**flow/run.sh**
```bash
#!/bin/bash
# the make line also repeats each setting of config.mk as NAME=value (left out here)
make -C /OpenROAD-flow-scripts/flow DESIGN_CONFIG=/design/flow/config.mk WORK_HOME=/design/flow/orfs CLKGATE_MAP_FILE= finish
```
**flow/config.mk**
```make
export PLATFORM = sky130hd
export DESIGN_NAME = dct_4x4_core
export DESIGN_NICKNAME = dct_4x4_core
export VERILOG_FILES = /design/flow/design.v
export SDC_FILE = /design/flow/constraint.sdc
export NUM_CORES = 4
export LEC_CHECK = 0
export ABC_AREA = 1
export CAP_MARGIN = 20
export CELL_PAD_IN_SITES_DETAIL_PLACEMENT = 1
export CELL_PAD_IN_SITES_GLOBAL_PLACEMENT = 3
export CORE_MARGIN = 7
export CORE_UTILIZATION = 65
export CTS_CLUSTER_DIAMETER = 43
export CTS_CLUSTER_SIZE = 66
export MAX_ROUTING_LAYER = met4
export MIN_ROUTING_LAYER = met1
export PLACE_DENSITY_LB_ADDON = 0.28
export SETUP_SLACK_MARGIN = 0.34
export SLEW_MARGIN = 0
```
**flow/constraint.sdc**
```tcl
create_clock -name core_clock -period 3.43 [get_ports {clk}]
set_input_delay 0.6860 -clock core_clock [delete_from_list [all_inputs] [get_ports {clk}]]
set_output_delay 0.6860 -clock core_clock [all_outputs]
set_load 0.01 [all_outputs]
```
**flow/design.v**
```verilog
`timescale 1ns / 1ps
module valid_ready_FF #(
    parameter DATA_WIDTH = 128
)
(
    input clk,
    input reset,
    input                   i_valid,
    output                  i_ready,
    input  [DATA_WIDTH-1:0] i_data,
    output reg                  o_valid,
    input                       o_ready,
    output reg [DATA_WIDTH-1:0] o_data
);
    assign i_ready = o_ready | ~o_valid;
    always @(posedge clk) begin
        if(reset) begin
            o_valid <= 1'b0;
            o_data  <= 'd0;
        end
        else if(i_ready) begin
            o_valid <= i_valid;
            o_data  <= i_data;
        end
    end
endmodule
`timescale 1ns / 1ps
module dct_4x4 #(
    parameter PERF_OPT_ROW = 0,
    parameter PERF_OPT_COL = 0
)
(
    input clk,
    input reset,
    input          i_valid,
    output         i_ready,
    input  [255:0] i_data,
    output         o_valid,
    input          o_ready,
    output [255:0] o_data
);
    wire [127:0] i_data_128;
    wire         w_valid;
    wire         w_ready;
    wire [127:0] w_data;
    reg row_valid;
    reg col_valid;
    reg weight_valid;
    reg dct_valid;
    wire row_ready;
    wire col_ready;
    wire weight_ready;
    wire dct_ready;
    wire        [7:0] x[0:3][0:3];
    reg signed [11:0] row_out[0:3][0:3];
    reg signed [14:0] col_out[0:3][0:3];
    reg signed [19:0] weight_out[0:3][0:3];
    reg signed [15:0] dct_out[0:3][0:3];
    wire signed [5:0] coeff_A = 6'b0_00011;   
    wire signed [5:0] coeff_B = 6'b0_00101;   
    wire signed [5:0] coeff_C = 6'b0_01000;   
    genvar i,j;
    integer n, m;
    generate
        for(i=0; i<4; i=i+1) begin
            for(j=0; j<4; j=j+1) begin
                assign i_data_128[(32*i+8*j)+:8] = i_data[(64*i+16*j)+:8];
            end
        end
    endgenerate
    valid_ready_FF #(128) u_valid_ready_FF(
        clk, reset, i_valid, i_ready, i_data_128, w_valid, w_ready, w_data
    );
    generate
        for(i=0; i<4; i=i+1) begin
            for(j=0; j<4; j=j+1) begin
                assign x[i][j] = w_data[127-(32*i+8*j)-:8];
            end
        end
    endgenerate
    generate
    if(~PERF_OPT_ROW) begin
        assign w_ready = row_ready | ~row_valid;
        always @(posedge clk) begin
            if(reset) begin
                row_valid <= 'd0;
                for(n=0; n<4; n=n+1) begin
                    for(m=0; m<4; m=m+1) begin
                        row_out[n][m] <= 'd0;
                    end
                end
            end
            else if(w_ready) begin
                row_valid <= w_valid;
                row_out[0][0] <= x[0][0] + x[1][0] + x[2][0] + x[3][0];
                row_out[0][1] <= x[0][1] + x[1][1] + x[2][1] + x[3][1];
                row_out[0][2] <= x[0][2] + x[1][2] + x[2][2] + x[3][2];
                row_out[0][3] <= x[0][3] + x[1][3] + x[2][3] + x[3][3];
                row_out[1][0] <= (x[0][0]<<1) + x[1][0] - x[2][0] - (x[3][0]<<1);
                row_out[1][1] <= (x[0][1]<<1) + x[1][1] - x[2][1] - (x[3][1]<<1);
                row_out[1][2] <= (x[0][2]<<1) + x[1][2] - x[2][2] - (x[3][2]<<1);
                row_out[1][3] <= (x[0][3]<<1) + x[1][3] - x[2][3] - (x[3][3]<<1);
                row_out[2][0] <= x[0][0] - x[1][0] - x[2][0] + x[3][0];
                row_out[2][1] <= x[0][1] - x[1][1] - x[2][1] + x[3][1];
                row_out[2][2] <= x[0][2] - x[1][2] - x[2][2] + x[3][2];
                row_out[2][3] <= x[0][3] - x[1][3] - x[2][3] + x[3][3];
                row_out[3][0] <= x[0][0] - (x[1][0]<<1) + (x[2][0]<<1) - x[3][0];
                row_out[3][1] <= x[0][1] - (x[1][1]<<1) + (x[2][1]<<1) - x[3][1];
                row_out[3][2] <= x[0][2] - (x[1][2]<<1) + (x[2][2]<<1) - x[3][2];
                row_out[3][3] <= x[0][3] - (x[1][3]<<1) + (x[2][3]<<1) - x[3][3];
            end
        end
    end
    else if(PERF_OPT_ROW) begin
        assign w_ready = row_ready;
        always @(*) begin
            row_valid = w_valid;
            row_out[0][0] = x[0][0] + x[1][0] + x[2][0] + x[3][0];
            row_out[0][1] = x[0][1] + x[1][1] + x[2][1] + x[3][1];
            row_out[0][2] = x[0][2] + x[1][2] + x[2][2] + x[3][2];
            row_out[0][3] = x[0][3] + x[1][3] + x[2][3] + x[3][3];
            row_out[1][0] = (x[0][0]<<1) + x[1][0] - x[2][0] - (x[3][0]<<1);
            row_out[1][1] = (x[0][1]<<1) + x[1][1] - x[2][1] - (x[3][1]<<1);
            row_out[1][2] = (x[0][2]<<1) + x[1][2] - x[2][2] - (x[3][2]<<1);
            row_out[1][3] = (x[0][3]<<1) + x[1][3] - x[2][3] - (x[3][3]<<1);
            row_out[2][0] = x[0][0] - x[1][0] - x[2][0] + x[3][0];
            row_out[2][1] = x[0][1] - x[1][1] - x[2][1] + x[3][1];
            row_out[2][2] = x[0][2] - x[1][2] - x[2][2] + x[3][2];
            row_out[2][3] = x[0][3] - x[1][3] - x[2][3] + x[3][3];
            row_out[3][0] = x[0][0] - (x[1][0]<<1) + (x[2][0]<<1) - x[3][0];
            row_out[3][1] = x[0][1] - (x[1][1]<<1) + (x[2][1]<<1) - x[3][1];
            row_out[3][2] = x[0][2] - (x[1][2]<<1) + (x[2][2]<<1) - x[3][2];
            row_out[3][3] = x[0][3] - (x[1][3]<<1) + (x[2][3]<<1) - x[3][3];
        end
    end
    endgenerate
    generate
    if(~PERF_OPT_COL) begin
        assign row_ready = col_ready | ~col_valid;
        always @(posedge clk) begin
            if(reset) begin
                col_valid <= 'd0;
                for(n=0; n<4; n=n+1) begin
                    for(m=0; m<4; m=m+1) begin
                        col_out[n][m] <= 'd0;
                    end
                end
            end
            else if(row_ready) begin
                col_valid <= row_valid;
                col_out[0][0] <= row_out[0][0] + row_out[0][1] + row_out[0][2] + row_out[0][3];
                col_out[1][0] <= row_out[1][0] + row_out[1][1] + row_out[1][2] + row_out[1][3];
                col_out[2][0] <= row_out[2][0] + row_out[2][1] + row_out[2][2] + row_out[2][3];
                col_out[3][0] <= row_out[3][0] + row_out[3][1] + row_out[3][2] + row_out[3][3];
                col_out[0][1] <= (row_out[0][0]<<1) + row_out[0][1] - row_out[0][2] - (row_out[0][3]<<1);
                col_out[1][1] <= (row_out[1][0]<<1) + row_out[1][1] - row_out[1][2] - (row_out[1][3]<<1);
                col_out[2][1] <= (row_out[2][0]<<1) + row_out[2][1] - row_out[2][2] - (row_out[2][3]<<1);
                col_out[3][1] <= (row_out[3][0]<<1) + row_out[3][1] - row_out[3][2] - (row_out[3][3]<<1);
                col_out[0][2] <= row_out[0][0] - row_out[0][1] - row_out[0][2] + row_out[0][3];
                col_out[1][2] <= row_out[1][0] - row_out[1][1] - row_out[1][2] + row_out[1][3];
                col_out[2][2] <= row_out[2][0] - row_out[2][1] - row_out[2][2] + row_out[2][3];
                col_out[3][2] <= row_out[3][0] - row_out[3][1] - row_out[3][2] + row_out[3][3];
                col_out[0][3] <= row_out[0][0] - (row_out[0][1]<<1) + (row_out[0][2]<<1) - row_out[0][3];
                col_out[1][3] <= row_out[1][0] - (row_out[1][1]<<1) + (row_out[1][2]<<1) - row_out[1][3];
                col_out[2][3] <= row_out[2][0] - (row_out[2][1]<<1) + (row_out[2][2]<<1) - row_out[2][3];
                col_out[3][3] <= row_out[3][0] - (row_out[3][1]<<1) + (row_out[3][2]<<1) - row_out[3][3];
            end
        end
    end
    else if(PERF_OPT_COL) begin
        assign row_ready = col_ready;
        always @(*) begin
            col_valid = row_valid;
            col_out[0][0] = row_out[0][0] + row_out[0][1] + row_out[0][2] + row_out[0][3];
            col_out[1][0] = row_out[1][0] + row_out[1][1] + row_out[1][2] + row_out[1][3];
            col_out[2][0] = row_out[2][0] + row_out[2][1] + row_out[2][2] + row_out[2][3];
            col_out[3][0] = row_out[3][0] + row_out[3][1] + row_out[3][2] + row_out[3][3];
            col_out[0][1] = (row_out[0][0]<<1) + row_out[0][1] - row_out[0][2] - (row_out[0][3]<<1);
            col_out[1][1] = (row_out[1][0]<<1) + row_out[1][1] - row_out[1][2] - (row_out[1][3]<<1);
            col_out[2][1] = (row_out[2][0]<<1) + row_out[2][1] - row_out[2][2] - (row_out[2][3]<<1);
            col_out[3][1] = (row_out[3][0]<<1) + row_out[3][1] - row_out[3][2] - (row_out[3][3]<<1);
            col_out[0][2] = row_out[0][0] - row_out[0][1] - row_out[0][2] + row_out[0][3];
            col_out[1][2] = row_out[1][0] - row_out[1][1] - row_out[1][2] + row_out[1][3];
            col_out[2][2] = row_out[2][0] - row_out[2][1] - row_out[2][2] + row_out[2][3];
            col_out[3][2] = row_out[3][0] - row_out[3][1] - row_out[3][2] + row_out[3][3];
            col_out[0][3] = row_out[0][0] - (row_out[0][1]<<1) + (row_out[0][2]<<1) - row_out[0][3];
            col_out[1][3] = row_out[1][0] - (row_out[1][1]<<1) + (row_out[1][2]<<1) - row_out[1][3];
            col_out[2][3] = row_out[2][0] - (row_out[2][1]<<1) + (row_out[2][2]<<1) - row_out[2][3];
            col_out[3][3] = row_out[3][0] - (row_out[3][1]<<1) + (row_out[3][2]<<1) - row_out[3][3];
        end
    end
    endgenerate
    assign col_ready = weight_ready | ~weight_valid;
    always @(posedge clk) begin
        if(reset) begin
            weight_valid <= 'd0;
            for(n=0; n<4; n=n+1) begin
                for(m=0; m<4; m=m+1) begin
                    weight_out[n][m] <= 'd0;
                end
            end
        end
        else if(col_ready) begin
            weight_valid <= col_valid;
            weight_out[0][0] <= coeff_C * col_out[0][0];
            weight_out[0][1] <= coeff_B * col_out[0][1];
            weight_out[0][2] <= coeff_C * col_out[0][2];
            weight_out[0][3] <= coeff_B * col_out[0][3];
            weight_out[1][0] <= coeff_B * col_out[1][0];
            weight_out[1][1] <= coeff_A * col_out[1][1];
            weight_out[1][2] <= coeff_B * col_out[1][2];
            weight_out[1][3] <= coeff_A * col_out[1][3];
            weight_out[2][0] <= coeff_C * col_out[2][0];
            weight_out[2][1] <= coeff_B * col_out[2][1];
            weight_out[2][2] <= coeff_C * col_out[2][2];
            weight_out[2][3] <= coeff_B * col_out[2][3];
            weight_out[3][0] <= coeff_B * col_out[3][0];
            weight_out[3][1] <= coeff_A * col_out[3][1];
            weight_out[3][2] <= coeff_B * col_out[3][2];
            weight_out[3][3] <= coeff_A * col_out[3][3];
        end
    end
    assign dct_ready    = o_ready;
    assign weight_ready = dct_ready | ~dct_valid;
    always @(posedge clk) begin
        if(reset) begin
            dct_valid <= 'd0;
            for(n=0; n<4; n=n+1) begin
                for(m=0; m<4; m=m+1) begin
                    dct_out[n][m] <= 'd0;
                end
            end
        end
        else if(weight_ready) begin
            dct_valid <= weight_valid;
            dct_out[0][0] <= {weight_out[0][0][19], weight_out[0][0][15:5], weight_out[0][0][4:1]};
            dct_out[0][1] <= {weight_out[0][1][19], weight_out[0][1][15:5], weight_out[0][1][4:1]};
            dct_out[0][2] <= {weight_out[0][2][19], weight_out[0][2][15:5], weight_out[0][2][4:1]};
            dct_out[0][3] <= {weight_out[0][3][19], weight_out[0][3][15:5], weight_out[0][3][4:1]};
            dct_out[1][0] <= {weight_out[1][0][19], weight_out[1][0][15:5], weight_out[1][0][4:1]};
            dct_out[1][1] <= {weight_out[1][1][19], weight_out[1][1][15:5], weight_out[1][1][4:1]};
            dct_out[1][2] <= {weight_out[1][2][19], weight_out[1][2][15:5], weight_out[1][2][4:1]};
            dct_out[1][3] <= {weight_out[1][3][19], weight_out[1][3][15:5], weight_out[1][3][4:1]};
            dct_out[2][0] <= {weight_out[2][0][19], weight_out[2][0][15:5], weight_out[2][0][4:1]};
            dct_out[2][1] <= {weight_out[2][1][19], weight_out[2][1][15:5], weight_out[2][1][4:1]};
            dct_out[2][2] <= {weight_out[2][2][19], weight_out[2][2][15:5], weight_out[2][2][4:1]};
            dct_out[2][3] <= {weight_out[2][3][19], weight_out[2][3][15:5], weight_out[2][3][4:1]};
            dct_out[3][0] <= {weight_out[3][0][19], weight_out[3][0][15:5], weight_out[3][0][4:1]};
            dct_out[3][1] <= {weight_out[3][1][19], weight_out[3][1][15:5], weight_out[3][1][4:1]};
            dct_out[3][2] <= {weight_out[3][2][19], weight_out[3][2][15:5], weight_out[3][2][4:1]};
            dct_out[3][3] <= {weight_out[3][3][19], weight_out[3][3][15:5], weight_out[3][3][4:1]};
        end
    end
    assign o_valid = dct_valid;
    assign o_data = {
        dct_out[0][0], dct_out[0][1], dct_out[0][2], dct_out[0][3],
        dct_out[1][0], dct_out[1][1], dct_out[1][2], dct_out[1][3],
        dct_out[2][0], dct_out[2][1], dct_out[2][2], dct_out[2][3],
        dct_out[3][0], dct_out[3][1], dct_out[3][2], dct_out[3][3]
    };
endmodule
`timescale 1ns / 1ps
module dct_4x4_core (
    input          clk,
    input          reset,
    input          i_valid,
    output         i_ready,
    input  [255:0] i_data,
    output         o_valid,
    input          o_ready,
    output [255:0] o_data
);
    dct_4x4 #(
        .PERF_OPT_ROW(1),
        .PERF_OPT_COL(1)
    ) u_dct_4x4 (
        .clk    (clk),
        .reset  (reset),
        .i_valid(i_valid),
        .i_ready(i_ready),
        .i_data (i_data),
        .o_valid(o_valid),
        .o_ready(o_ready),
        .o_data (o_data)
    );
endmodule
```
==> results of run 1 <==
==> flow_summary.toml, run 1 <==
# yosys + openroad results
[run_status]
status = "stopped before the end"
haltStage = "3_1_place_gp_skip_io"
error_line = "[ERROR FLW-0024] Place density exceeds 1.0 (current PLACE_DENSITY_LB_ADDON =  0.28). Please check if the value of  PLACE_DENSITY_LB_ADDON is between 0 and 0.99."

[synth]
numSynthFlops = 1046
yosys.area_share.simple = 0.189
adder_share = 0.258
postSynthSeqShare = 0.257
flop_cell = "dfxtp_1"
edf_count = 0
topCombFamilyByArea = "adder cells"
muxShareOfSynthArea = 0
synth.avg_cell_area_um2 = 7.41
top_area_frac = 0.257
compound_area_frac = 0.162
largest_area_cell = "dfxtp_1"
top_cells_by_count = "nand2_1, inv_1, a21oi_1"
yosys_warnings = 6
ys_types = 50
ys_area_mm2 = 0.0813
ys_cells = 11000
synth_cells = 11000
top_cell = "nand2_1"
ys_sh_xor = 0.0386
synth.cell_area_mm2 = 0.0813
synthTopCellsByArea = "dfxtp_1, ha_1, fa_1"
async_reset_ff_frac = 0

[floorplan]
fp_util = 0.656
die_width_um = 368
core_mm2 = 0.124
die_y_um = 368
die-area_mm2 = 0.135
rows = 129
==> run 2: changes to the inputs <==
- ABC_AREA: 1 -> not set
- CAP_MARGIN: 20 -> 0
- CELL_PAD_IN_SITES_DETAIL_PLACEMENT: 1 -> not set
- CELL_PAD_IN_SITES_GLOBAL_PLACEMENT: 3 -> not set
- CORE_MARGIN: 7 -> 2
- CORE_UTILIZATION: 65 -> 70
- CTS_CLUSTER_DIAMETER: 43 -> 203
- CTS_CLUSTER_SIZE: 66 -> not set
- MIN_ROUTING_LAYER: met1 -> not set
- PLACE_DENSITY_LB_ADDON: 0.28 -> not set
- SLEW_MARGIN: 0 -> 20
- clock period: 3.43 -> 5.55 ns (I/O delays scaled with it)
==> flow_summary.toml, run 2 <==
# synthesis and place-and-route metrics
[run_status]
status = "no timing/DRC/antenna violations"

[setup_path]
cpPeakStageDelay_ns = 0.64
startpoint = "u_dct_4x4.row_out[6][0]"
worstPathRequired_ns = 6.15
crit_cells = 18
worstPathCellList = "fa_1 > inv_1 > ha_1 > or2_1 > fa_1 > a21o_1 > a21oi_1 > o21a_1 > nor3_1 > a2111oi_1 > xnor2_1 > ha_1 > nor2b_1 > o21ai_0 > nand2b_1 > a221oi_1 > xor2_1 > o21ai_1"
timing.rr.end = "u_dct_4x4.col_out[6][13]"
path_max_fanout = 7
critPathCapture = "u_dct_4x4.col_out[6][13]"
endpoint_kind = "flop"
crit_type = "reg -> reg"
arrival_ns = 5.44
worstRegToRegCells = 18
path_buffers = 1
crit_path_start_kind = "flop"
reg2reg_slack_ns = 0.71
rr_startpoint = "u_dct_4x4.row_out[6][0]"
crit_family = "AND-OR/OR-AND gates"
critPathSlowestCell = "fa_1"

[floorplan]
die_width_um = 334
die-area_mm2 = 0.112
rows = 121
fp_util = 0.703
die_y_um = 334
ios = 518
core_mm2 = 0.109

[placed_design]
hpwl_um = 179000
numPortBuffers = 380
place_congestion = 1.03
place_area_mm2 = 0.0811
place_inst = 10600

[route]
routedWlPerCell_um = 21.5
viasPerCell = 6.28
num_vias = 67700
drc = 0
finalWirelength_um = 232000
initialDrtViolationCount = 7218
dr.pass1.iters = 12
ant_nets = 0

[layout]
logic_area_mm2 = 0.0515
syn_to_final_growth_pct = 11.3
final_cell_area_mm2 = 0.0850
final_cells = 10800
regArea_mm2 = 0.0209
fill_cells = 7322
post-route-util = 0.783
nets = 10900

[synth]
ys_cells = 9079
ys_types = 85
synth.avg_cell_area_um2 = 8.41
ys_area_mm2 = 0.0763
muxShareOfSynthArea = 0.00293
yosys_warnings = 6
adder_share = 0.275
synthTopCellsByArea = "dfxtp_1, ha_1, fa_1"
top_area_frac = 0.274
topCombFamilyByArea = "adder cells"
compound_area_frac = 0.182
edf_count = 0
async_reset_ff_frac = 0
synth.cell_area_mm2 = 0.0763
top_cells_by_count = "nand2_1, a21oi_1, dfxtp_1"
top_cell = "nand2_1"
postSynthSeqShare = 0.274
synth_cells = 9079
flop_cell = "dfxtp_1"
numSynthFlops = 1046
ys_sh_xor = 0.0552
yosys.area_share.simple = 0.158
largest_area_cell = "dfxtp_1"

[clock_network]
cts_buffers = 109
tritoncts = "built"
post_cts_resized = 0
hold_buffers = 0
cts.path.max_buffers = 3
clk_pin_slew_worst_paths_ns = 0.06
numClockSinks = 1046
post_cts_buffers = 0
clk_latency_ns = 0.75
cts-root-buf = "clkbuf_16"
htreeDepth = 3

[global_route]
grt_usage = 0.418
grt_pass1_wl_um = 358000
grt_pass1_vias = 63900
antenna_found_initial = 8
grt-ovfl-total = 0
grt_max_degree = 200

[timing]
fmax_mhz = 207
worstMarginPinSlew_ns = 1.16
post-route-period-util = 0.872
hold_viol = 0
setup-tns-final_ns = 0
final-setup-viol-count = 0
fin_worst_skew_ns = 0.0677
slew_violations = 0
grt_setup_unrepaired = "no"
timing.slew.headroom = 0.218
period_needed_ns = 4.84

[hold_path]
hold_path_end = "u_dct_4x4.col_out[10][14]"
hp-start = "u_dct_4x4.col_out[10][14]"
min_path_cells = 2
hold_class = "reg -> reg"

[flow_run]
drv_cap = 0
tool_warnings = 288
run 2: cell type report:
type	count	area share
multi-input combinational	7013	0.606
clock buffer	149	0.0366
timing repair buffer	444	0.0525
inverter	655	0.0290
sequential	1046	0.246
antenna	8	0.000236
tap	1414	0.0208
clock inverter	50	0.00835
run 2: routing by layer:
| metal | wire (µm) | track usage |
|---|---|---|
| met5 | 0 | - |
| met4 | 9530 | 0.151 |
| met1 | 98200 | 0.570 |
| met2 | 101000 | 0.629 |
| met3 | 23200 | 0.0685 |
run 2: through the flow:
stage / setup slack (ns) / hold WS [ns]
2_1_floorplan: 1.22 / 0.415
3_3_place_gp: 0.809 / 0.435
3_5_place_dp: 0.756 / 0.436
4_1_cts: 0.781 / 0.444
5_1_grt: 0.446 / 0.461
6_report: 0.711 / 0.445
==> run 3: changes to the inputs <==
- CAP_MARGIN: 0 -> 40
- CORE_UTILIZATION: 70 -> 72
- CTS_CLUSTER_DIAMETER: 203 -> 252
- HOLD_SLACK_MARGIN: not set -> 0.29
- clock period: 5.55 -> 4.04 ns (I/O delays scaled with it)
==> flow_summary.toml, run 3 <==
# synthesis and place-and-route metrics
[timing]
worstMarginPinSlew_ns = 1.06
hold_viol = 0
period_needed_ns = 4.23
fmax_mhz = 237
hold-worst-slack_ns = 0.445
timing.slew.headroom = 0.296
final-setup-viol-count = 17
slew_violations = 0
grt_setup_unrepaired = "yes"
post-route-period-util = 1.05
fin_worst_skew_ns = 0.0458
worst_slack_ns = -0.188

[layout]
final_cells = 11000
nets = 11200
syn_to_final_growth_pct = 17.9

[route]
ant_nets = 0
met3RoutedLength_um = 33900
wl_met2_um = 116000
drc = 0
num_vias = 73400
initialDrtViolationCount = 10100
finalWirelength_um = 267000
viasPerCell = 6.65
routedWlPerCell_um = 24.2
top_layer = "met4"
m1WireLength_um = 99000
dr.pass1.iters = 17

[setup_path]
path_max_fanout = 5
startpoint = "u_dct_4x4.row_out[13][0]"
path_buffers = 3
rr_startpoint = "u_dct_4x4.row_out[13][0]"
crit_cells = 18
critPathSlowestCell = "fa_2"
crit_type = "reg -> reg"
critPathCapture = "u_dct_4x4.col_out[14][12]"
reg2reg_slack_ns = -0.19
arrival_ns = 4.93
worstPathCellList = "fa_2 > inv_2 > ha_4 > or2_4 > fa_2 > a21o_1 > a21oi_2 > buf_4 > o21bai_4 > a21oi_2 > xnor2_2 > ha_4 > buf_6 > o21ai_4 > o211ai_1 > nand4_1 > or4_1 > nand3_1"
timing.rr.end = "u_dct_4x4.col_out[14][12]"
cpPeakStageDelay_ns = 0.64
worstPathRequired_ns = 4.74
endpoint_kind = "flop"
crit_family = "adder cells"
worstRegToRegCells = 18
crit_path_start_kind = "flop"

[synth]
yosys.area_share.simple = 0.158
compound_area_frac = 0.182
yosys_warnings = 6
numSynthFlops = 1046
flop_cell = "dfxtp_1"
synthTopCellsByArea = "dfxtp_1, ha_1, fa_1"
edf_count = 0
synth_cells = 9079
top_cell = "nand2_1"
adder_share = 0.275
ys_area_mm2 = 0.0763
muxShareOfSynthArea = 0.00293
top_area_frac = 0.274
largest_area_cell = "dfxtp_1"
synth.avg_cell_area_um2 = 8.41
synth.cell_area_mm2 = 0.0763
ys_cells = 9079
ys_types = 85
async_reset_ff_frac = 0
top_cells_by_count = "nand2_1, a21oi_1, dfxtp_1"
postSynthSeqShare = 0.274
ys_sh_xor = 0.0552
topCombFamilyByArea = "adder cells"

[global_route]
grt_usage = 0.460
grt_max_degree = 194
antenna_found_initial = 10
grt-ovfl-total = 0
grt_pass1_wl_um = 381000
grt_pass1_vias = 68400

[floorplan]
die-area_mm2 = 0.109
core_mm2 = 0.105
ios = 518
rows = 119
die_y_um = 330
fp_util = 0.725
die_width_um = 330

[placed_design]
pre_cts_slack_ns = -0.141
numPortBuffers = 380
place_congestion = 1.05
hpwl_um = 184000
place_inst = 10700

[clock_network]
numClockSinks = 1046
hold_buffers = 0
clk_latency_ns = 0.75
cts_buffers = 106
cts-root-buf = "clkbuf_16"
clk_pin_slew_worst_paths_ns = 0.07
tritoncts = "built"
cts.path.max_buffers = 3
htreeDepth = 3

[flow_run]
drv_cap = 0
tool_warnings = 293

[hold_path]
hp-start = "u_dct_4x4.weight_out[14][12]"
min_path_cells = 2
hold_class = "reg -> reg"
hold_path_end = "u_dct_4x4.dct_out[14][11]"

[run_status]
status = "finished with violations"
so.violations = "negative setup slack"
-- run 3: what timing repair did --
item / in CTS / in global routing
pin swaps: 166 / 243
gates resized: 233 / 474
endpoints found under the setup margin: 117 / 175
buffers inserted: 62 / 49
-- run 3: cell type report --
cell class                 instances  area, µm²
tap                             1391       1740
antenna                            9       22.5
clock inverter                    60        785
inverter                         655       2460
sequential                      1046      21000
clock buffer                     135       2850
fill                            5409      15300
multi-input combinational       7013      54300
timing repair buffer             731       6820
-- run 3: routing by layer --
| metal | up-vias | global-route usage |
|---|---|---|
| li1 | 32000 | - |
| met1 | 34700 | 0.598 |
| met2 | 5333 | 0.691 |
| met3 | 1372 | 0.0892 |
| met4 | 0 | 0.221 |
| met5 | - | - |
-- run 3: per-stage QoR --
| step | instance area (µm²) | util | TNS (ns) |
|---|---|---|---|
| 5_1_grt | 90000 | 0.855 | -4.35 |
| 3_3_place_gp | 82600 | 0.784 | -0.0357 |
| 4_1_cts | 87500 | 0.831 | -0.0157 |
| 2_1_floorplan | 76500 | - | 0 |
| 3_5_place_dp | 82600 | 0.784 | -0.505 |
| 6_report | 90000 | 0.855 | -1.83 |
==> run 4: changes to the inputs <==
- CAP_MARGIN: 40 -> 20
- CTS_CLUSTER_DIAMETER: 252 -> 28
- HOLD_SLACK_MARGIN: 0.29 -> not set
- SETUP_SLACK_MARGIN: 0.34 -> 1.13
- clock period: 4.04 -> 3.93 ns (I/O delays scaled with it)
==> flow_summary.toml, run 4 <==
# yosys + openroad results
[synth]
yosys.area_share.simple = 0.158
ys_sh_xor = 0.0552
edf_count = 0
ys_types = 85
synthTopCellsByArea = "dfxtp_1, ha_1, fa_1"
compound_area_frac = 0.182
top_area_frac = 0.274
top_cell = "nand2_1"
ys_area_mm2 = 0.0763
muxShareOfSynthArea = 0.00293
synth.cell_area_mm2 = 0.0763
async_reset_ff_frac = 0
topCombFamilyByArea = "adder cells"
synth_cells = 9079
largest_area_cell = "dfxtp_1"
synth.avg_cell_area_um2 = 8.41
adder_share = 0.275
top_cells_by_count = "nand2_1, a21oi_1, dfxtp_1"
yosys_warnings = 6
postSynthSeqShare = 0.274
flop_cell = "dfxtp_1"
ys_cells = 9079
numSynthFlops = 1046

[run_status]
status = "stopped before the end"
error_line = "[ERROR GRT-0232] Routing congestion too high. Check the congestion heatmap in the GUI."
haltStage = "5_1_grt"

[placed_design]
hpwl_um = 190000
numPortBuffers = 380
place_area_mm2 = 0.0840
place_congestion = 1.08

[floorplan]
rows = 119
die_width_um = 330
ios = 518
core_mm2 = 0.105
die-area_mm2 = 0.109
fp_util = 0.725
die_y_um = 330

[clock_network]
htreeDepth = 4
cts.path.max_buffers = 3
cts_buffers = 211
numClockSinks = 1046
hold_buffers = 0
cts-root-buf = "clkbuf_16"

[global_route]
grt-ovfl-total = 258
grt_usage = 0.736
[run 4: repair_timing]
item / in CTS
buffers inserted: 106
hold endpoints to repair: 0
endpoints found under the setup margin: 357
gates cloned: 0
resized: 422
pin swaps: 340
[run 4: stage by stage]
| stage | setup slack [ns] | hold WS, ns | instances |
|---|---|---|---|
| 3_5_place_dp | -0.250 | 0.443 | 10800 |
| 3_3_place_gp | -0.139 | 0.433 | 10800 |
| 2_1_floorplan | 0.0221 | 0.423 | 9087 |
| 4_1_cts | -0.253 | 0.387 | 11300 |
[run 4: metal layers]
metal,global-route usage,GRT overflow
met5,-,-
met3,0.528,7
met2,0.903,124
met4,0.645,107
met1,0.763,20
==> run 5: changes to the inputs <==
- ABC_AREA: not set -> 1
- CORE_UTILIZATION: 72 -> 71
- CTS_CLUSTER_DIAMETER: 28 -> 219
- PLACE_DENSITY_LB_ADDON: not set -> 0.05
- SETUP_SLACK_MARGIN: 1.13 -> not set
- clock period: 3.93 -> 3.63 ns (I/O delays scaled with it)
==> flow_summary.toml, run 5 <==
# synthesis and place-and-route metrics
[run_status]
status = "finished with violations"
so.violations = "negative setup slack"

[clock_network]
htreeDepth = 3
hold_buffers = 0
clk_latency_ns = 0.77
cts-root-buf = "clkbuf_16"
cts_buffers = 109
cts.path.max_buffers = 3
numClockSinks = 1046
clk_pin_slew_worst_paths_ns = 0.07
tritoncts = "built"

[synth]
flop_cell = "dfxtp_1"
adder_share = 0.258
synth_cells = 11000
muxShareOfSynthArea = 0
largest_area_cell = "dfxtp_1"
synth.avg_cell_area_um2 = 7.41
ys_types = 50
yosys_warnings = 6
compound_area_frac = 0.162
ys_cells = 11000
topCombFamilyByArea = "adder cells"
top_area_frac = 0.257
postSynthSeqShare = 0.257
edf_count = 0
top_cells_by_count = "nand2_1, inv_1, a21oi_1"
ys_sh_xor = 0.0386
async_reset_ff_frac = 0
ys_area_mm2 = 0.0813
yosys.area_share.simple = 0.189
top_cell = "nand2_1"
numSynthFlops = 1046
synthTopCellsByArea = "dfxtp_1, ha_1, fa_1"
synth.cell_area_mm2 = 0.0813

[timing]
final-setup-viol-count = 18
timing.slew.headroom = 0.277
grt_setup_unrepaired = "yes"
period_needed_ns = 3.71
slew_violations = 0
hold_viol = 0
post-route-period-util = 1.02
fin_worst_skew_ns = 0.0627
worst_slack_ns = -0.0785
worstMarginPinSlew_ns = 1.09
setup-tns-final_ns = -0.541
fmax_mhz = 270

[floorplan]
ios = 518
die_width_um = 342
die-area_mm2 = 0.117
die_y_um = 342
fp_util = 0.713
rows = 124
core_mm2 = 0.114

[setup_path]
worstPathRequired_ns = 4.29
critPathCapture = "u_dct_4x4.col_out[10][14]"
path_max_fanout = 4
crit_type = "reg -> reg"
reg2reg_slack_ns = -0.08
endpoint_kind = "flop"
worstPathCellList = "inv_1 > fa_1 > ha_1 > a21o_1 > a21boi_0 > nand3_1 > xnor2_1 > inv_1 > ha_1 > inv_1 > o21bai_1 > nand3_1 > nand2_1 > a21oi_1 > nand2_1 > nand2_1 > nand3_1 > nand2_1 > inv_1"
timing.rr.end = "u_dct_4x4.col_out[10][14]"
worstRegToRegCells = 19
cpPeakStageDelay_ns = 0.48
critPathSlowestCell = "fa_1"
rr_startpoint = "u_dct_4x4.row_out[10][7]"
startpoint = "u_dct_4x4.row_out[10][7]"
crit_cells = 19
crit_path_start_kind = "flop"
path_buffers = 4
arrival_ns = 4.37
crit_family = "adder cells"

[route]
initialDrtViolationCount = 10100
finalWirelength_um = 283000
viasPerCell = 6.20
num_vias = 82200
routedWlPerCell_um = 21.3
ant_nets = 0
drc = 0
dr.pass1.iters = 11

[global_route]
grt_usage = 0.463
grt-ovfl-total = 0
grt_pass1_vias = 76100
antenna_found_initial = 7
grt_pass1_wl_um = 416000
grt_max_degree = 182

[placed_design]
place_congestion = 1.08
hpwl_um = 206000
numPortBuffers = 380
pre_cts_slack_ns = -0.181

[hold_path]
hold_class = "reg -> reg"
hp-start = "u_dct_4x4.col_out[0][6]"
hold_path_end = "u_dct_4x4.weight_out[0][9]"
min_path_cells = 2

[layout]
syn_to_final_growth_pct = 18.8
nets = 13300

[flow_run]
tool_warnings = 288
drv_cap = 0
==> run 5: through the flow <==
stage | area (µm²) | utilization | hold WS, ns | cells
after floorplan | 81400 | - | 0.425 | 11000
after global placement | 89600 | 0.786 | 0.437 | 13000
after detailed placement | 89600 | 0.786 | 0.443 | 13000
after CTS | 93900 | 0.824 | 0.412 | 13200
after global routing | 96600 | 0.847 | 0.441 | 13300
final | 96600 | 0.847 | 0.450 | 13300
==> run 5: cell type report <==
class / instances / area, µm²
inverters: 1643 / 6210
diodes: 6 / 15.0
well taps: 1512 / 1890
fillers: 6624 / 17400
multi-input cells: 7943 / 55300
repair buffers: 904 / 8140
flip-flops and latches: 1046 / 21000
clock inverters: 56 / 875
clock buffers: 145 / 3090
==> run 5: routing by layer <==
metal,track usage,part of all wire
met1,0.593,0.38
met2,0.685,0.43
met3,0.102,0.13
met4,0.239,0.066
met5,-,0
==> run 5: repair_timing <==
action                                  4_1_cts  5_1_grt
endpoints found under the setup margin       63      155
pin swaps                                    26      234
resized                                     100      625
setup buffers                                 1       32
==> run 6: changes to the inputs <==
- ABC_AREA: 1 -> not set
- CAP_MARGIN: 20 -> 40
- CORE_ASPECT_RATIO: not set -> 0.94
- CORE_UTILIZATION: 71 -> 72
- CTS_CLUSTER_DIAMETER: 219 -> 102
- PLACE_DENSITY_LB_ADDON: 0.05 -> not set
- SETUP_SLACK_MARGIN: not set -> -0.27
- SLEW_MARGIN: 20 -> 10
- TNS_END_PERCENT: not set -> 5
- clock period: 3.63 -> 3.75 ns (I/O delays scaled with it)
==> flow_summary.toml, run 6 <==
# synthesis and place-and-route metrics
[run_status]
status = "finished with violations"
so.violations = "negative setup slack"

[floorplan]
core_mm2 = 0.105
ios = 518
die_y_um = 320
rows = 115
fp_util = 0.728
die_width_um = 340
die-area_mm2 = 0.109

[synth]
synth.avg_cell_area_um2 = 8.41
postSynthSeqShare = 0.274
async_reset_ff_frac = 0
muxShareOfSynthArea = 0.00293
compound_area_frac = 0.182
synth_cells = 9079
synth.cell_area_mm2 = 0.0763
ys_cells = 9079
adder_share = 0.275
ys_types = 85
flop_cell = "dfxtp_1"
ys_sh_xor = 0.0552
synthTopCellsByArea = "dfxtp_1, ha_1, fa_1"
numSynthFlops = 1046
top_area_frac = 0.274
yosys_warnings = 6
top_cell = "nand2_1"
ys_area_mm2 = 0.0763
topCombFamilyByArea = "adder cells"
top_cells_by_count = "nand2_1, a21oi_1, dfxtp_1"
largest_area_cell = "dfxtp_1"
yosys.area_share.simple = 0.158
edf_count = 0

[route]
drc = 0
initialDrtViolationCount = 8332
num_vias = 71900
routedWlPerCell_um = 22.1
viasPerCell = 6.37
ant_nets = 0
dr.pass1.iters = 9
finalWirelength_um = 250000

[clock_network]
cts_buffers = 106
hold_buffers = 0
clk_pin_slew_worst_paths_ns = 0.06
numClockSinks = 1046
cts-root-buf = "clkbuf_16"
clk_latency_ns = 0.75
tritoncts = "built"
htreeDepth = 3
cts.path.max_buffers = 3

[layout]
fill_cells = 5776
final_cells = 11300
final_cell_area_mm2 = 0.0893
nets = 11500
syn_to_final_growth_pct = 16.9
post-route-util = 0.851

[timing]
worstMarginPinSlew_ns = 0.906
fin_worst_skew_ns = 0.0701
grt_setup_unrepaired = "yes"
post-route-period-util = 1.10
hold_viol = 0
final-setup-viol-count = 92
slew_violations = 0
period_needed_ns = 4.14
timing.slew.headroom = 0.392
worst_slack_ns = -0.389
fmax_mhz = 242

[global_route]
antenna_found_initial = 9
grt_max_degree = 183
grt_pass1_wl_um = 383000
grt_usage = 0.458
grt_pass1_vias = 68600
grt-ovfl-total = 0

[setup_path]
crit_family = "adder cells"
startpoint = "u_dct_4x4.row_out[6][0]"
cpPeakStageDelay_ns = 0.61
arrival_ns = 4.76
path_max_fanout = 3
worstPathRequired_ns = 4.37
worstRegToRegCells = 18
critPathSlowestCell = "fa_2"
endpoint_kind = "flop"
crit_path_start_kind = "flop"
reg2reg_slack_ns = -0.39
critPathCapture = "u_dct_4x4.col_out[6][13]"
crit_type = "reg -> reg"
timing.rr.end = "u_dct_4x4.col_out[6][13]"
worstPathCellList = "fa_2 > inv_2 > ha_4 > or2_4 > fa_2 > a21o_1 > a21oi_2 > o21a_1 > nor3_4 > a2111oi_4 > a21oi_2 > xor2_1 > ha_1 > buf_6 > buf_4 > a221oi_2 > xor2_1 > o21ai_1"
crit_cells = 18
rr_startpoint = "u_dct_4x4.row_out[6][0]"
path_buffers = 3

[placed_design]
pre_cts_slack_ns = -0.441
hpwl_um = 189000
place_area_mm2 = 0.0851
place_inst = 11100
numPortBuffers = 380
place_congestion = 1.09

[flow_run]
tool_warnings = 297
drv_cap = 0

[hold_path]
hp-start = "u_dct_4x4.col_out[8][5]"
hold_path_end = "u_dct_4x4.weight_out[8][8]"
min_path_cells = 2
hold_class = "reg -> reg"
[run 6: cell type report]
cell class              instances  area [µm²]  share of cell area
clock buffers                 147        2990              0.0335
well taps                    1404        1760              0.0197
repair buffers                967        8540              0.0957
clock inverters                47         624             0.00699
diodes                          8        20.0            0.000224
inverters                     655        2460              0.0276
flip-flops and latches       1046       21000               0.235
multi-input cells            7013       51900               0.582
[run 6: layer usage]
layer,global-route usage,part of all wire
met4,0.194,0.051
met3,0.0883,0.12
met2,0.680,0.43
met5,-,0
met1,0.611,0.40
[run 6: through the flow]
step / hold WS [ns] / setup TNS, ns
floorplan: 0.415 / -2.48
global placement: 0.428 / -7.52
detailed placement: 0.442 / -14.43
CTS: 0.449 / -12.57
global route: 0.464 / -35.41
finish: 0.449 / -11.54
[run 6: what timing repair did]
item	4_1_cts	5_1_grt
pin swaps	50	43
buffers inserted	10	7
hold endpoints to repair	0	0
gates resized	41	98
setup endpoints to repair	24	99
==> run 7: changes to the inputs <==
- CAP_MARGIN: 40 -> 20
- CELL_PAD_IN_SITES_DETAIL_PLACEMENT: not set -> 2
- CELL_PAD_IN_SITES_GLOBAL_PLACEMENT: not set -> 2
- CORE_ASPECT_RATIO: 0.94 -> 1.38
- CORE_MARGIN: 2 -> 8
- CORE_UTILIZATION: 72 -> 36
- CTS_CLUSTER_DIAMETER: 102 -> 385
- GPL_ROUTABILITY_DRIVEN: not set -> 1
- MAX_ROUTING_LAYER: met4 -> not set
- MIN_ROUTING_LAYER: not set -> met2
- PLACE_DENSITY_LB_ADDON: not set -> 0.07
- SETUP_SLACK_MARGIN: -0.27 -> not set
- SLEW_MARGIN: 10 -> 25
- clock period: 3.75 -> 7.11 ns (I/O delays scaled with it)
==> flow_summary.toml, run 7 <==
# synthesis and place-and-route metrics
[synth]
ys_sh_xor = 0.0552
synthTopCellsByArea = "dfxtp_1, ha_1, fa_1"
largest_area_cell = "dfxtp_1"
top_cell = "nand2_1"
ys_cells = 9079
adder_share = 0.275
synth.cell_area_mm2 = 0.0763
topCombFamilyByArea = "adder cells"
postSynthSeqShare = 0.274
top_area_frac = 0.274
synth_cells = 9079
async_reset_ff_frac = 0
edf_count = 0
yosys_warnings = 6
yosys.area_share.simple = 0.158
ys_area_mm2 = 0.0763
compound_area_frac = 0.182
numSynthFlops = 1046
synth.avg_cell_area_um2 = 8.41
muxShareOfSynthArea = 0.00293
flop_cell = "dfxtp_1"
ys_types = 85
top_cells_by_count = "nand2_1, a21oi_1, dfxtp_1"

[setup_path]
rr_startpoint = "u_dct_4x4.row_out[6][0]"
reg2reg_slack_ns = 1.52
startpoint = "u_dct_4x4.row_out[6][0]"
worstPathCellList = "fa_1 > ha_1 > or2_1 > fa_1 > a21o_1 > a21oi_1 > o21a_1 > nor3_1 > a2111oi_1 > xnor2_1 > ha_1 > nor2b_1 > o21ai_0 > nand2b_1 > a221oi_1 > xor2_1 > o21ai_1"
path_max_fanout = 7
timing.rr.end = "u_dct_4x4.col_out[6][13]"
path_buffers = 0
crit_cells = 17
endpoint_kind = "flop"
crit_family = "AND-OR/OR-AND gates"
critPathCapture = "u_dct_4x4.col_out[6][13]"
cpPeakStageDelay_ns = 0.76
critPathSlowestCell = "dfxtp_1"
arrival_ns = 6.23
crit_path_start_kind = "flop"
worstRegToRegCells = 17
worstPathRequired_ns = 7.75
crit_type = "reg -> reg"

[floorplan]
ios = 518
rows = 198
die_width_um = 408
fp_util = 0.362
die_y_um = 557
core_mm2 = 0.211
die-area_mm2 = 0.227

[timing]
grt_setup_unrepaired = "no"
fmax_mhz = 179
hold_viol = 0
fin_worst_skew_ns = 0.0652
setup-tns-final_ns = 0
slew_violations = 0
worstMarginPinSlew_ns = 1.18
final-setup-viol-count = 0
period_needed_ns = 5.59
post-route-period-util = 0.786
timing.slew.headroom = 0.204

[global_route]
grt_usage = 0.391
grt-ovfl-total = 0
grt_pass1_vias = 108000
grt_pass1_wl_um = 458000
grt_max_degree = 205
antenna_found_initial = 1

[layout]
nets = 10900
syn_to_final_growth_pct = 14.0
post-route-util = 0.413
final_cells = 12200

[clock_network]
tritoncts = "built"
clk_latency_ns = 0.80
cts-root-buf = "clkbuf_16"
cts_buffers = 114
numClockSinks = 1046
post_cts_buffers = 0
clk_pin_slew_worst_paths_ns = 0.07
cts.path.max_buffers = 3
htreeDepth = 3
post_cts_resized = 0
hold_buffers = 0

[placed_design]
hpwl_um = 238000
numPortBuffers = 380
place_inst = 12000
place_congestion = 0.985

[hold_path]
hp-start = "u_dct_4x4.dct_out[15][15]"
hold_class = "reg -> reg"
min_path_cells = 2
hold_path_end = "u_dct_4x4.dct_out[15][15]"

[route]
dr.pass1.iters = 6
viasPerCell = 7.50
ant_nets = 0
initialDrtViolationCount = 10900
num_vias = 91500
routedWlPerCell_um = 25.2
drc = 0
finalWirelength_um = 307000

[flow_run]
drv_cap = 0
tool_warnings = 294

[run_status]
status = "no timing/DRC/antenna violations"
==> run 7: cell type report <==
cell class                 instances  area (µm²)
sequential                      1046       20900
clock inverter                    52         682
clock buffer                     162        3360
timing repair buffer             448        4440
antenna                           19        47.5
multi-input combinational       7013       51600
inverter                         655        2460
tap                             2800        3500
fill                           23500      124000
==> run 7: layer usage <==
layer  track usage  routed length, µm
met1             -                  0
met2         0.469             158000
met3         0.543             130000
met4        0.0549              16300
met5        0.0986               2830
==> run 7: per-stage QoR <==
| stage | hold WS (ns) | cell area (µm²) | worst slack [ns] |
|---|---|---|---|
| 4_1_cts | 0.454 | 86900 | 1.68 |
| 3_5_place_dp | 0.444 | 82900 | 1.68 |
| 2_1_floorplan | 0.415 | 76400 | 2.78 |
| 5_1_grt | 0.471 | 87000 | 1.26 |
| 3_3_place_gp | 0.434 | 82800 | 1.86 |
| 6_report | 0.451 | 87000 | 1.52 |
==> run 8: changes to the inputs <==
- CELL_PAD_IN_SITES_DETAIL_PLACEMENT: 2 -> not set
- CELL_PAD_IN_SITES_GLOBAL_PLACEMENT: 2 -> not set
- CORE_ASPECT_RATIO: 1.38 -> 0.85
- CORE_MARGIN: 8 -> 2
- CORE_UTILIZATION: 36 -> 72
- CTS_CLUSTER_DIAMETER: 385 -> 81
- CTS_CLUSTER_SIZE: not set -> 25
- GPL_ROUTABILITY_DRIVEN: 1 -> not set
- MIN_ROUTING_LAYER: met2 -> not set
- PLACE_DENSITY_LB_ADDON: 0.07 -> not set
- SETUP_SLACK_MARGIN: not set -> -0.28
- SLEW_MARGIN: 25 -> 20
- clock period: 7.11 -> 3.67 ns (I/O delays scaled with it)
==> flow_summary.toml, run 8 <==
# synthesis and place-and-route metrics
[synth]
largest_area_cell = "dfxtp_1"
async_reset_ff_frac = 0
adder_share = 0.275
ys_area_mm2 = 0.0763
synthTopCellsByArea = "dfxtp_1, ha_1, fa_1"
synth.avg_cell_area_um2 = 8.41
yosys.area_share.simple = 0.158
numSynthFlops = 1046
postSynthSeqShare = 0.274
yosys_warnings = 6
top_cell = "nand2_1"
edf_count = 0
ys_cells = 9079
flop_cell = "dfxtp_1"
top_area_frac = 0.274
topCombFamilyByArea = "adder cells"
muxShareOfSynthArea = 0.00293
synth_cells = 9079
synth.cell_area_mm2 = 0.0763
compound_area_frac = 0.182
ys_sh_xor = 0.0552
ys_types = 85
top_cells_by_count = "nand2_1, a21oi_1, dfxtp_1"

[setup_path]
arrival_ns = 4.76
crit_family = "AND-OR/OR-AND gates"
crit_type = "reg -> reg"
worstPathCellList = "inv_1 > fa_1 > inv_1 > ha_1 > fa_2 > a211oi_2 > nor2_1 > o31a_1 > o21a_1 > nor2_1 > xnor2_1 > ha_1 > and2_1 > a22o_1 > a311oi_2 > o221ai_1 > o311ai_1"
cpPeakStageDelay_ns = 0.54
critPathSlowestCell = "fa_1"
worstPathRequired_ns = 4.30
rr_startpoint = "u_dct_4x4.row_out[2][1]"
crit_path_start_kind = "flop"
worstRegToRegCells = 17
path_max_fanout = 3
timing.rr.end = "u_dct_4x4.col_out[0][11]"
path_buffers = 2
endpoint_kind = "flop"
crit_cells = 17
critPathCapture = "u_dct_4x4.col_out[0][11]"
startpoint = "u_dct_4x4.row_out[2][1]"
reg2reg_slack_ns = -0.46

[flow_run]
tool_warnings = 302
drv_cap = 0

[global_route]
grt-ovfl-total = 0
grt_max_degree = 180
grt_usage = 0.444
antenna_found_initial = 5
grt_pass1_wl_um = 381000
grt_pass1_vias = 68200

[timing]
post-route-period-util = 1.13
fin_worst_skew_ns = 0.0308
worstMarginPinSlew_ns = 0.893
period_needed_ns = 4.13
final-setup-viol-count = 133
hold-worst-slack_ns = 0.448
timing.slew.headroom = 0.404
setup-tns-final_ns = -19.44
worst_slack_ns = -0.459
slew_violations = 0
hold_viol = 0
grt_setup_unrepaired = "yes"
fmax_mhz = 242

[run_status]
status = "finished with violations"
so.violations = "negative setup slack"

[route]
initialDrtViolationCount = 9615
routedWlPerCell_um = 22.0
num_vias = 71700
dr.pass1.iters = 29
m1WireLength_um = 102000
met3RoutedLength_um = 31300
finalWirelength_um = 249000
ant_nets = 0
wl_met2_um = 105000
top_layer = "met5"
drc = 0
viasPerCell = 6.33

[clock_network]
htreeDepth = 2
clk_latency_ns = 0.72
cts.path.max_buffers = 3
numClockSinks = 1046
clk_pin_slew_worst_paths_ns = 0.11
tritoncts = "built"
cts_buffers = 53
hold_buffers = 0
cts-root-buf = "clkbuf_16"

[layout]
syn_to_final_growth_pct = 16.4
nets = 11600
final_cell_area_mm2 = 0.0889
final_cells = 11300
fill_cells = 6033

[placed_design]
numPortBuffers = 380
place_congestion = 1.04
place_area_mm2 = 0.0865
hpwl_um = 196000
place_inst = 11200

[hold_path]
hold_class = "reg -> reg"
hp-start = "u_dct_4x4.col_out[0][12]"
hold_path_end = "u_dct_4x4.col_out[0][12]"
min_path_cells = 2

[floorplan]
ios = 518
rows = 110
die-area_mm2 = 0.109
die_width_um = 357
core_mm2 = 0.106
fp_util = 0.723
die_y_um = 304
-- run 8: layer usage --
| metal | vias to the layer above | GRT usage |
|---|---|---|
| li1 | 32600 | - |
| met1 | 34000 | 0.636 |
| met2 | 4425 | 0.658 |
| met3 | 627 | 0.0969 |
| met4 | 4 | 0.162 |
| met5 | - | 0 |
-- run 8: repair_timing --
| action | 4_1_cts | 5_1_grt |
|---|---|---|
| setup endpoints to repair | 45 | 132 |
| setup buffers | 11 | 5 |
| gates resized | 50 | 156 |
| pin swaps | 48 | 65 |
-- run 8: final cells by class --
class,instances,area [µm²],area share
well taps,1400,1750,0.0197
repair buffers,1143,9890,0.111
clock inverters,15,240,0.00270
diodes,2,5.00,0.0000563
multi-input cells,7013,52200,0.587
clock buffers,57,1380,0.0156
inverters,655,2460,0.0277
flip-flops and latches,1046,21000,0.236
-- run 8: per-stage QoR --
step / setup WS, ns / utilization
after floorplan: -0.353 / -
after global placement: -0.423 / 0.819
after detailed placement: -0.521 / 0.819
after CTS: -0.418 / 0.837
after global routing: -0.600 / 0.842
final: -0.459 / 0.842
==> run 9: changes to the inputs <==
- CORE_ASPECT_RATIO: 0.85 -> not set
- CORE_UTILIZATION: 72 -> 58
- CTS_CLUSTER_DIAMETER: 81 -> not set
- CTS_CLUSTER_SIZE: 25 -> not set
- SETUP_SLACK_MARGIN: -0.28 -> not set
- TNS_END_PERCENT: 5 -> not set
- clock period: 3.67 -> 3.35 ns (I/O delays scaled with it)
==> flow_summary.toml, run 9 <==
# synthesis and place-and-route metrics
[run_status]
status = "finished with violations"
so.violations = "negative setup slack"

[hold_path]
min_path_cells = 2
hold_path_end = "u_dct_4x4.row_out[14][7]"
hp-start = "reset"
hold_class = "in -> reg"

[clock_network]
cts-root-buf = "clkbuf_16"
htreeDepth = 3
cts.path.max_buffers = 3
clk_latency_ns = 0.78
cts_buffers = 115
numClockSinks = 1046
tritoncts = "built"
clk_pin_slew_worst_paths_ns = 0.08

[synth]
postSynthSeqShare = 0.274
largest_area_cell = "dfxtp_1"
muxShareOfSynthArea = 0.00293
synth.cell_area_mm2 = 0.0763
top_area_frac = 0.274
topCombFamilyByArea = "adder cells"
adder_share = 0.275
async_reset_ff_frac = 0
yosys_warnings = 6
ys_types = 85
ys_area_mm2 = 0.0763
compound_area_frac = 0.182
yosys.area_share.simple = 0.158
edf_count = 0
top_cells_by_count = "nand2_1, a21oi_1, dfxtp_1"
flop_cell = "dfxtp_1"
numSynthFlops = 1046
synthTopCellsByArea = "dfxtp_1, ha_1, fa_1"
top_cell = "nand2_1"
synth_cells = 9079
synth.avg_cell_area_um2 = 8.41
ys_sh_xor = 0.0552
ys_cells = 9079

[flow_run]
drv_cap = 0
tool_warnings = 299

[setup_path]
rr_startpoint = "u_dct_4x4.row_out[14][0]"
critPathSlowestCell = "fa_1"
endpoint_kind = "flop"
critPathCapture = "u_dct_4x4.col_out[14][12]"
crit_top_cell = "buf_4"
timing.rr.end = "u_dct_4x4.col_out[14][12]"
worstPathRequired_ns = 4.06
startpoint = "u_dct_4x4.row_out[14][0]"
crit_type = "reg -> reg"
crit_path_start_kind = "flop"
arrival_ns = 4.88
worstPathCellList = "fa_1 > inv_1 > ha_2 > or2_4 > fa_2 > a21o_1 > a21oi_2 > o21a_1 > buf_4 > nor3_2 > a2111oi_4 > buf_4 > xnor2_2 > ha_4 > a21oi_1 > buf_4 > and4_1 > nand2_1 > nand3_1"
crit_cells = 19
path_max_fanout = 3
worstRegToRegCells = 19
path_buffers = 4
cpPeakStageDelay_ns = 0.59
crit_family = "adder cells"
reg2reg_slack_ns = -0.82

[route]
viasPerCell = 5.82
initialDrtViolationCount = 6194
ant_nets = 0
num_vias = 72300
routedWlPerCell_um = 21.3
dr.pass1.iters = 6
drc = 0
finalWirelength_um = 264000

[timing]
worstMarginPinSlew_ns = 0.872
fin_worst_skew_ns = 0.0736
post-route-period-util = 1.24
worst_slack_ns = -0.817
timing.slew.headroom = 0.404
fmax_mhz = 240
hold_viol = 0
grt_setup_unrepaired = "yes"
setup-tns-final_ns = -43.54
slew_violations = 0
period_needed_ns = 4.17
final-setup-viol-count = 156

[floorplan]
rows = 133
fp_util = 0.582
die_width_um = 367
die-area_mm2 = 0.135
core_mm2 = 0.131
die_y_um = 367
ios = 518

[layout]
syn_to_final_growth_pct = 35.6
post-route-util = 0.790
nets = 12200

[global_route]
grt_max_degree = 202
antenna_found_initial = 8
grt-ovfl-total = 0
grt_usage = 0.369
grt_pass1_vias = 69600
grt_pass1_wl_um = 393000

[placed_design]
place_congestion = 1.02
numPortBuffers = 380
hpwl_um = 198000
run 9: cell type report:
type / instances / area, µm²
inverters: 655 / 2520
clock inverters: 59 / 768
diodes: 3 / 7.51
repair buffers: 1745 / 15100
well taps: 1755 / 2200
multi-input cells: 7013 / 58600
flip-flops and latches: 1046 / 21100
fillers: 8851 / 27600
clock buffers: 154 / 3280
run 9: per-stage QoR:
step	area (µm²)	setup slack (ns)	cells	hold WS, ns
finish	104000	-0.817	12400	0.362
global route	104000	-0.973	12400	0.374
CTS	99300	-0.637	12400	0.315
detailed placement	90700	-0.693	12000	0.434
global placement	90700	-0.734	12000	0.430
floorplan	76800	-0.558	9087	0.423
run 9: what timing repair did:
action,CTS,global route
hold buffers,0,0
pin swaps,533,624
gates resized,870,734
buffers inserted,128,108
endpoints found under the setup margin,210,238
run 9: layer usage:
metal  share of wire  global-route usage  up-vias
met3           0.077              0.0526      529
met5         0.00014                   0        -
met1            0.44               0.518    34900
met4           0.049               0.150        6
met2            0.44               0.571     2843
li1                -                   -    34000
==> run 10: changes to the inputs <==
- CELL_PAD_IN_SITES_DETAIL_PLACEMENT: not set -> 1
- CORE_MARGIN: 2 -> 9
- CORE_UTILIZATION: 58 -> 40
- GPL_ROUTABILITY_DRIVEN: not set -> 0
- PLACE_DENSITY_LB_ADDON: not set -> 0.02
- clock period: 3.35 -> 6.7 ns (I/O delays scaled with it)
==> flow_summary.toml, run 10 <==
# synthesis and place-and-route metrics
[clock_network]
hold_buffers = 0
clk_latency_ns = 0.79
cts.path.max_buffers = 3
post_cts_buffers = 0
cts-root-buf = "clkbuf_16"
tritoncts = "built"
post_cts_resized = 0
htreeDepth = 3
clk_pin_slew_worst_paths_ns = 0.06
cts_buffers = 120
numClockSinks = 1046

[global_route]
antenna_found_initial = 2
busiest_layer = "met1"
grt_max_degree = 192
grt_pass1_wl_um = 400000
use_met2 = 0.364
grt_util_met3 = 0.0254
grt_util_met1 = 0.378
grt_usage = 0.245
grt-ovfl-total = 0
grt_pass1_vias = 65800

[setup_path]
endpoint_kind = "primary output"
reg2reg_slack_ns = 1.70
crit_path_start_kind = "primary input"
critPathSlowestCell = "clkdlybuf4s50_1"
cpPeakStageDelay_ns = 0.56
path_buffers = 3
crit_cells = 6
critPathCapture = "i_ready"
worstPathRequired_ns = 5.36
worstRegToRegCells = 18
crit_family = "buffers and inverters"
crit_type = "in -> out"
path_max_fanout = 36
timing.rr.end = "u_dct_4x4.col_out[6][13]"
arrival_ns = 3.72
worstPathCellList = "clkdlybuf4s50_1 > nor2b_4 > and3_4 > and3_4 > inv_4 > clkdlybuf4s50_1"
startpoint = "o_ready"
rr_startpoint = "u_dct_4x4.row_out[6][0]"

[synth]
largest_area_cell = "dfxtp_1"
compound_area_frac = 0.182
ys_types = 85
ys_sh_xor = 0.0552
postSynthSeqShare = 0.274
top_cells_by_count = "nand2_1, a21oi_1, dfxtp_1"
ys_cells = 9079
synthTopCellsByArea = "dfxtp_1, ha_1, fa_1"
synth.avg_cell_area_um2 = 8.41
flop_cell = "dfxtp_1"
synth_cells = 9079
synth.cell_area_mm2 = 0.0763
async_reset_ff_frac = 0
edf_count = 0
ys_area_mm2 = 0.0763
numSynthFlops = 1046
muxShareOfSynthArea = 0.00293
topCombFamilyByArea = "adder cells"
yosys_warnings = 6
top_cell = "nand2_1"
adder_share = 0.275
top_area_frac = 0.274
yosys.area_share.simple = 0.158

[layout]
fill_cells = 22400
syn_to_final_growth_pct = 13.1
final_cells = 11900
nets = 10900

[timing]
grt_setup_unrepaired = "no"
setup-tns-final_ns = 0
fmax_mhz = 198
timing.slew.headroom = 0.266
period_needed_ns = 5.06
final-setup-viol-count = 0
hold_viol = 0
worst_slack_ns = 1.64
slew_violations = 0
fin_worst_skew_ns = 0.0311
post-route-period-util = 0.755
worstMarginPinSlew_ns = 1.09

[placed_design]
numPortBuffers = 380
pre_cts_slack_ns = 1.62
place_inst = 11600
hpwl_um = 210000

[route]
drc = 0
num_vias = 64400
finalWirelength_um = 261000
viasPerCell = 5.43
ant_nets = 0
routedWlPerCell_um = 22.0
dr.pass1.iters = 5
initialDrtViolationCount = 3399

[hold_path]
hp-start = "u_dct_4x4.col_out[0][12]"
min_path_cells = 2
hold_path_end = "u_dct_4x4.col_out[0][12]"
hold_class = "reg -> reg"

[floorplan]
die_width_um = 455
die-area_mm2 = 0.207
die_y_um = 455
rows = 159
core_mm2 = 0.189
ios = 518
fp_util = 0.404

[flow_run]
drv_cap = 0
tool_warnings = 287

[run_status]
status = "no timing/DRC/antenna violations"
-- run 10: metal layers --
| layer | vias to the layer above | wire length [µm] |
|---|---|---|
| met5 | - | 0 |
| li1 | 31400 | - |
| met3 | 208 | 10700 |
| met2 | 1094 | 107000 |
| met4 | 0 | 5900 |
| met1 | 31700 | 137000 |
-- run 10: stage by stage --
| stage | hold WS (ns) | instance area, µm² | util |
|---|---|---|---|
| 6_report | 0.445 | 86300 | 0.457 |
| 5_1_grt | 0.467 | 86300 | 0.457 |
| 4_1_cts | 0.449 | 86300 | 0.457 |
| 3_5_place_dp | 0.439 | 82400 | 0.436 |
| 3_3_place_gp | 0.439 | 82400 | 0.436 |
| 2_1_floorplan | 0.415 | 76400 | - |
-- run 10: area by class of cell --
type / instances / area, µm² / share of cell area
Multi-Input combinational cell: 7013 / 51500 / 0.596
Sequential cell: 1046 / 20900 / 0.243
Timing Repair Buffer: 440 / 4370 / 0.0506
Clock buffer: 172 / 3420 / 0.0396
Tap cell: 2495 / 3120 / 0.0362
Inverter: 655 / 2460 / 0.0285
Clock inverter: 43 / 533 / 0.00617
Antenna cell: 1 / 2.50 / 0.0000290
